Setup of build 76:
Design Top_FFT, start of the top module:
module Top_FFT #(
    parameter   INTEGER_SIZE = 4,
                FRACT_SIZE = 14,
                NFFT = 64
) (
    input       wire                                             clk, rst,
    input       wire                                             start_FFT,
    input       wire    signed  [INTEGER_SIZE+FRACT_SIZE-1:0]    serial_in_r, serial_in_i,
    output      wire    signed  [INTEGER_SIZE+FRACT_SIZE-1:0]    serial_out_r, serial_out_i,
    output      wire                                             end_FFT, data_valid_FFT
);
Size: ~21000 cells after synthesis, about 3400 flip-flops, about 77 I/O pins, ~210000 µm² of cells after synthesis.
Settings: LEC_CHECK=0, ABC_AREA=1, CAP_MARGIN=20, CELL_PAD_IN_SITES_DETAIL_PLACEMENT=1, CELL_PAD_IN_SITES_GLOBAL_PLACEMENT=2, CORE_MARGIN=2, CORE_UTILIZATION=40, GPL_ROUTABILITY_DRIVEN=0, SLEW_MARGIN=20; clock period 12.0 ns.
run.sh (not shown) runs the stock make flow with config.mk's settings and CLKGATE_MAP_FILE=.
Edits applied to the flow inputs when going from build 76 to build 34:
- a deleted CELL_PAD_IN_SITES_DETAIL_PLACEMENT that had been 1
- an added CTS_CLUSTER_DIAMETER of 165
- an added GPL_TIMING_DRIVEN of 0
- an added HOLD_SLACK_MARGIN of 0.02
- an added PLACE_DENSITY of 0.6
- an added SETUP_SLACK_MARGIN of 1.15
- a change of CORE_UTILIZATION from 40 to 65
- a deleted GPL_ROUTABILITY_DRIVEN that had been 0
- a deleted CELL_PAD_IN_SITES_GLOBAL_PLACEMENT that had been 2
==> comparison <==
- Slack of the critical path | build 34 below build 76
- Build 34: proportion of cell area occupied by multi-input gates 0.69 points above build 76
- Compared with build 76, build 34 instantiates a smaller number of standard cells.
- Summary of the comparison: total detailed-routing wirelength is lower in build 34, relative to build 76.
- For build 34, the endpoint of the worst setup timing path was ST3.MUL1.D1.out_data[18], unlike build 76, where it was ST3.MUL1.D2.out_data[31].
- What the final checks of build 34 revealed, after a flow that finished every stage, was a layout that fails on capacitance limit, slew limit.
- Diff build 76 -> build 34: number of non-clock buffers grew by 284; initial core utilization now sits higher; met3 routing resource usage after global routing now larger.
[inputs] build 62 vs build 34
- a change of SLEW_MARGIN from 20 to 35
- a change of CORE_UTILIZATION from 65 to 40
- a deleted CTS_CLUSTER_DIAMETER that had been 165
- a deleted SETUP_SLACK_MARGIN that had been 1.15
- an added MIN_ROUTING_LAYER of met2
- a deleted PLACE_DENSITY that had been 0.6
- a deleted GPL_TIMING_DRIVEN that had been 0
- an added CELL_PAD_IN_SITES_DETAIL_PLACEMENT of 1
- an added CELL_PAD_IN_SITES_GLOBAL_PLACEMENT of 2
- a change of CORE_MARGIN from 2 to 6
- an added TNS_END_PERCENT of 15
- an added GPL_ROUTABILITY_DRIVEN of 1
- a change of ABC_AREA from 1 to 0
- a deleted HOLD_SLACK_MARGIN that had been 0.02
Flop share of the area (lower): build 34. Number of well-tap cells placed (build 62 over build 34): increase, 2386. Compared with build 34, in build 62 first-iteration detailed-routing DRC count fell by 2565; clock-buffer cell count picked up an extra 61. From build 34 to build 62 the numbers moved as follows: core footprint shows an increase of 56%; die area shows an increase of 59%; finished layout cell area shows a reduction of 2.0%. Against build 34 as the reference, build 62 delivers a lower number of detailed-routing iterations run before antenna repair. Summary of build 34 and build 62: one run falls short of a clean finish, namely build 34. Complete run, failing final checks: build 34, reason capacitance limit, slew limit. Comparing build 62 and build 34, synthesized cell count is lower on build 62. When the final numbers for build 62 and build 34 were put side by side, the worst setup slack turned out to be smaller in build 62. Overall track demand over capacity in global routing ends up lower on build 62.

========
Top_FFT again, from the RTL that the note above started with.
==> flow/config.mk <==
export PLATFORM = sky130hd
export DESIGN_NAME = Top_FFT
export DESIGN_NICKNAME = Top_FFT
export VERILOG_FILES = /design/flow/design.v
export SDC_FILE = /design/flow/constraint.sdc
export NUM_CORES = 4
export LEC_CHECK = 0
export CAP_MARGIN = 20
export CORE_MARGIN = 2
export CORE_UTILIZATION = 70
export CTS_CLUSTER_DIAMETER = 88
export CTS_CLUSTER_SIZE = 35
export PLACE_DENSITY = 0.65
export SLEW_MARGIN = 20
==> flow/constraint.sdc <==
create_clock -name core_clock -period 7.07 [get_ports {clk}]
set_input_delay 1.4140 -clock core_clock [delete_from_list [all_inputs] [get_ports {clk}]]
set_output_delay 1.4140 -clock core_clock [all_outputs]
set_load 0.01 [all_outputs]
The first run never finished: it broke off in detailed placement (3_5_place_dp).
Then changed:
- ABC_AREA: unset -> 1
- CORE_UTILIZATION: 70 -> 72
- CTS_CLUSTER_DIAMETER: 88 -> 228
- CTS_CLUSTER_SIZE: 35 -> 37
- PLACE_DENSITY: 0.65 -> 0.64
After rerunning: This time the run ended with an error in global routing (5_1_grt). Synthesized cell count rose by 19%. Die area rose by about 1%. Area after synthesis rose by about 4%.
Then changed:
- ABC_AREA: 1 -> unset
- CORE_UTILIZATION: 72 -> 61
- CTS_CLUSTER_DIAMETER: 228 -> unset
- CTS_CLUSTER_SIZE: 37 -> unset
- PLACE_DENSITY: 0.64 -> 0.6
- clock period: 7.07 -> 6.92 ns (I/O delays scaled with it)
Result:
- Now the flow finished but failed the layout checks on negative setup slack
- area after synthesis drops by 3.8%
- die area climbs by 13%
- synthesized cell count drops by 16%
Then changed:
- ABC_AREA: unset -> 1
- CORE_UTILIZATION: 61 -> 67
- CTS_CLUSTER_DIAMETER: unset -> 28
- CTS_CLUSTER_SIZE: unset -> 77
- SETUP_SLACK_MARGIN: unset -> 0.73
Outcome:
- The new run did not get past global routing (5_1_grt) with GRT-0116
- synthesized area climbs by 3.9%
- synthesized cell count climbs by 19%
- die size drops by 5.3%

========
## alpha
Starting RTL as in the previous note.
make LEC_CHECK=0 ABC_AREA=1 CAP_MARGIN=35 CORE_ASPECT_RATIO=0.5 CORE_MARGIN=2 CORE_UTILIZATION=72 CTS_CLUSTER_DIAMETER=397 CTS_CLUSTER_SIZE=99 PLACE_DENSITY=0.6 SLEW_MARGIN=20 TNS_END_PERCENT=5 finish   # period 4.34 ns
alpha got as far as 3_5_place_dp, where a tool error ended the run.
For beta, these inputs were changed with respect to alpha:
==> flow/config.mk <==
export PLATFORM = sky130hd
export DESIGN_NAME = Top_FFT
export DESIGN_NICKNAME = Top_FFT
export VERILOG_FILES = /design/flow/design.v
export SDC_FILE = /design/flow/constraint.sdc
export NUM_CORES = 4
export LEC_CHECK = 0
export ABC_AREA = 1
export CAP_MARGIN = 0
export CORE_MARGIN = 2
export CORE_UTILIZATION = 72
export CTS_CLUSTER_DIAMETER = 372
export CTS_CLUSTER_SIZE = 99
export PLACE_DENSITY = 0.6
export SLEW_MARGIN = 20
Results
Each of alpha and beta falls short of a clean finish.
beta: aborted in 5_1_grt (tool error)
alpha never completed, since it errored out during 3_5_place_dp.
Diff alpha..beta | area reported by Yosys stat | unchanged
From alpha to beta the numbers moved as follows: overall die height rose by about 40%; core region area was more or less identical; chip area level; effective utilization at floorplan lost 0.17 points; area fraction in compound gates after synthesis flat.
Lower die outline width among alpha and beta: beta
As of beta, placer congestion estimate had fallen by a few percent compared to alpha.
diff inputs: beta => gamma
-- flow/config.mk --
<<< beta, line 7
export LEC_CHECK = 0
export ABC_AREA = 1
export CAP_MARGIN = 0
export CORE_MARGIN = 2
export CORE_UTILIZATION = 72
export CTS_CLUSTER_DIAMETER = 372
export CTS_CLUSTER_SIZE = 99
export PLACE_DENSITY = 0.6
>>> gamma, line 7
export LEC_CHECK = 0
export CAP_MARGIN = 20
export CORE_MARGIN = 2
export CORE_UTILIZATION = 72
export CTS_CLUSTER_DIAMETER = 227
export PLACE_DENSITY = 0.6
==> flow/constraint.sdc <==
create_clock -name core_clock -period 7.48 [get_ports {clk}]
set_input_delay 1.4960 -clock core_clock [delete_from_list [all_inputs] [get_ports {clk}]]
set_output_delay 1.4960 -clock core_clock [all_outputs]
set_load 0.01 [all_outputs]
==> results <==
FAIL gamma @ 4_1_cts: tool exited with error. Worst-case setup slack after placement: gamma > beta. gamma against beta: cell count after synthesis decreased by 3356 relative to the old numbers, share of synthesized cell area in and-or and or-and compound cells went down. Compared with beta, gamma shows a lower post-synthesis instance area. beta -> gamma: number of primary I/O pins flat. Re number of placement rows: beta and gamma aren't equal, and the higher value belongs to beta. Cell count after placement ended up about 18% lower on gamma than on beta. Die: gamma smaller than beta.

========
## red
Starting RTL as in the previous note.
==> flow/design.v (excerpt) <==
module Top_FFT #(
    parameter   INTEGER_SIZE = 4,
                FRACT_SIZE = 14,
                NFFT = 64
) (
    input       wire                                             clk, rst,
    input       wire                                             start_FFT,
    input       wire    signed  [INTEGER_SIZE+FRACT_SIZE-1:0]    serial_in_r, serial_in_i,
    output      wire    signed  [INTEGER_SIZE+FRACT_SIZE-1:0]    serial_out_r, serial_out_i,
    output      wire                                             end_FFT, data_valid_FFT
);
Settings: LEC_CHECK=0, CAP_MARGIN=20, CORE_MARGIN=2, CORE_UTILIZATION=72, CTS_CLUSTER_DIAMETER=396, CTS_CLUSTER_SIZE=100, PLACE_DENSITY=0.38, SETUP_SLACK_MARGIN=1.23, SLEW_MARGIN=20; clock period 5.96 ns.
red: it failed during 5_1_grt, and the tool reported DPL-0033.
--- input diff red..blue ---
- CORE_UTILIZATION now 70, was 72
- SETUP_SLACK_MARGIN no longer set, was 1.23
- CTS_CLUSTER_SIZE no longer set, was 100
- PLACE_DENSITY now 0.6, was 0.38
- CTS_CLUSTER_DIAMETER no longer set, was 396
- the clock period (ns, I/O delays scaled along) now 8.97, was 5.96
Notes after the runs:
Number of placement rows (blue vs. red) increases slightly
blue: PASS, flow complete, no timing, DRC or antenna violations
The higher maximum level of the CTS H-tree of blue and red is in blue.
On die size, the lower figure sits with red, not blue.
blue vs red: cell area after placement down in blue
Number of buffers inserted to repair setup after CTS (higher): red
The half-perimeter wire length after detailed placement of blue falls short of that of red by 35000 microns.
As of blue, vertical die dimension had risen slightly compared to red.
Comparing die outline width for blue and red, the smaller number came from red.
Against red, blue comes in 2.1 points lower on floorplan-stage core utilization.
Comparing red against blue, there is no change at all in count of unique library cells instantiated by Yosys.
--- input diff blue..green ---
- CTS_CLUSTER_DIAMETER now 227, previously not set
- CTS_CLUSTER_SIZE now 14, previously not set
- the clock period (ns, I/O delays scaled along) now 6.88, was 8.97
Results
green against blue: wire length rose 37000 microns, mean area per synthesized cell about even, finished layout cell area rose 2.7%, clock-buffer cell count fell about 34%. The layout from green, despite a flow that completed every stage, fails the layout checks, with the failing checks listed as setup timing. blue leaves more setup margin than green. Higher part of the power in combinational logic was reported by green, not blue.
Edits applied to the flow inputs when going from green to orange:
- CORE_UTILIZATION now 15, was 70
- CTS_CLUSTER_DIAMETER no longer set, was 227
- CTS_CLUSTER_SIZE no longer set, was 14
- the clock period (ns, I/O delays scaled along) now 10.7, was 6.88
## What came out
orange completed; timing, DRC and antenna clean
orange ends up with a met1 usage that is 39 points lower than in green.
Relative to green, worst-case setup margin in the final layout has gone up in orange.
orange: via count is 15300 lower than what green reported.
Comparing relative max-transition margin for orange and green, the bigger number came from orange.
The internal power contribution in green is 1.5 times that in orange.
Count of cell instances traversed by the critical path for orange is lower than for green.
Compared with green, orange shows initial core utilization lower by 55 points.
Reported for orange and green, total number of sequential cells turned out identical to the last digit.

========
Top_FFT again, from the RTL that the note above started with.
Design Top_FFT, start of the top module:
module Top_FFT #(
    parameter   INTEGER_SIZE = 4,
                FRACT_SIZE = 14,
                NFFT = 64
) (
    input       wire                                             clk, rst,
    input       wire                                             start_FFT,
    input       wire    signed  [INTEGER_SIZE+FRACT_SIZE-1:0]    serial_in_r, serial_in_i,
    output      wire    signed  [INTEGER_SIZE+FRACT_SIZE-1:0]    serial_out_r, serial_out_i,
    output      wire                                             end_FFT, data_valid_FFT
);
make LEC_CHECK=0 CAP_MARGIN=20 CORE_ASPECT_RATIO=0.5 CORE_MARGIN=2 CORE_UTILIZATION=72 CTS_CLUSTER_DIAMETER=227 PLACE_DENSITY=0.6 SETUP_SLACK_MARGIN=1.98 SLEW_MARGIN=20 finish   # period 7.41 ns
The baseline stopped in detailed placement, error DPL-0033.
Next try:
--- a/flow/config.mk
+++ b/flow/config.mk
@@ -8,8 +8,5 @@
 export CAP_MARGIN = 20
-export CORE_ASPECT_RATIO = 0.5
 export CORE_MARGIN = 2
-export CORE_UTILIZATION = 72
-export CTS_CLUSTER_DIAMETER = 227
+export CORE_UTILIZATION = 40
 export PLACE_DENSITY = 0.6
-export SETUP_SLACK_MARGIN = 1.98
 export SLEW_MARGIN = 20
==> flow/constraint.sdc (replaced) <==
create_clock -name core_clock -period 10.7 [get_ports {clk}]
set_input_delay 2.1400 -clock core_clock [delete_from_list [all_inputs] [get_ports {clk}]]
set_output_delay 2.1400 -clock core_clock [all_outputs]
set_load 0.01 [all_outputs]
=>
- With this change the flow ran to the end with no violations
- die size came out higher by 79%
- area after synthesis does not change
- synthesized cell count does not change
Next try:
--- a/flow/config.mk
+++ b/flow/config.mk
@@ -9,4 +9,5 @@
 export CORE_MARGIN = 2
-export CORE_UTILIZATION = 40
+export CORE_UTILIZATION = 65
 export PLACE_DENSITY = 0.6
 export SLEW_MARGIN = 20
+export TNS_END_PERCENT = 5
==> flow/constraint.sdc (replaced) <==
create_clock -name core_clock -period 5.64 [get_ports {clk}]
set_input_delay 1.1280 -clock core_clock [delete_from_list [all_inputs] [get_ports {clk}]]
set_output_delay 1.1280 -clock core_clock [all_outputs]
set_load 0.01 [all_outputs]
The changed run finished with setup timing left.
Die size falls by 38%.
Core utilization came out higher by 32 points.
Hold slack gets better by 29 ps.
Cell count falls by 3.6%.
Next try:
--- a/flow/config.mk
+++ b/flow/config.mk
@@ -9,5 +9,4 @@
 export CORE_MARGIN = 2
-export CORE_UTILIZATION = 65
+export CORE_UTILIZATION = 16
 export PLACE_DENSITY = 0.6
 export SLEW_MARGIN = 20
-export TNS_END_PERCENT = 5
==> flow/constraint.sdc (replaced) <==
create_clock -name core_clock -period 12.5 [get_ports {clk}]
set_input_delay 2.5000 -clock core_clock [delete_from_list [all_inputs] [get_ports {clk}]]
set_output_delay 2.5000 -clock core_clock [all_outputs]
set_load 0.01 [all_outputs]
After rerunning: This time the run finished clean. Sequential power drops by 55%. Sequential cell count is unchanged. Setup slack improves by 4600 ps. Power goes down by 58%. Routed wire length decreases by 16%. Worst hold slack is worse by 25 ps. Cell area is lower by 0.97%. Count of clock-buffer cells in the layout is lower by 57. Synthesized area is unchanged. Global-route usage falls by 27 points. Via count decreases by 9.2%.
Next try:
--- a/flow/config.mk
+++ b/flow/config.mk
@@ -9,3 +9,3 @@
 export CORE_MARGIN = 2
-export CORE_UTILIZATION = 16
+export CORE_UTILIZATION = 40
 export PLACE_DENSITY = 0.6
==> flow/constraint.sdc (replaced) <==
create_clock -name core_clock -period 13.3 [get_ports {clk}]
set_input_delay 2.6600 -clock core_clock [delete_from_list [all_inputs] [get_ports {clk}]]
set_output_delay 2.6600 -clock core_clock [all_outputs]
set_load 0.01 [all_outputs]
After rerunning:
- final area shrinks by 4.6%
- routed wire length grows by 0.69%
- via count shrinks by 0.32%
- total power shrinks by 0.36%
- worst setup slack improved by 520 ps
- die area shrinks by 60%
- maximum frequency shrinks by 2.6%
- core utilization grows by 26 points
- synthesized cell count is unchanged
- final cell count shrinks by 29%

========
Setup of rev 12:
Top_FFT again, from the RTL that the note above started with.
==> flow/design.v (excerpt) <==
module Top_FFT #(
    parameter   INTEGER_SIZE = 4,
                FRACT_SIZE = 14,
                NFFT = 64
) (
    input       wire                                             clk, rst,
    input       wire                                             start_FFT,
    input       wire    signed  [INTEGER_SIZE+FRACT_SIZE-1:0]    serial_in_r, serial_in_i,
    output      wire    signed  [INTEGER_SIZE+FRACT_SIZE-1:0]    serial_out_r, serial_out_i,
    output      wire                                             end_FFT, data_valid_FFT
);
clock: 7.41 ns
lec_check: 0
cap_margin: 20
core_margin: 2
core_utilization: 70
cts_cluster_diameter: 227
place_density: 0.6
slew_margin: 20
Finished, but not clean: rev 12, with setup timing.
Input changes introduced in rev 13 (baseline for comparison: rev 12):
- setting ABC_AREA to 1 for the first time
- changing SLEW_MARGIN from 20 to 5
- changing the clock period (ns, I/O delays scaled along) from 7.41 to 6.91
==> comparison <==
- Rev 13: it failed with a tool error in global routing (5_1_grt), so there are no final results.
- Rev 12 → rev 13: total placed cells including tap cells increased 3,590, floorplan die height increased about 2%.
- Going from rev 12 to rev 13, die area climbed 3.9%, placer congestion estimate went up by 2.7%, arithmetic-cell share of the synthesized area counting full adders, half adders and majority gates down 1.2 points.
Power is estimated from default activity; no workload was simulated.
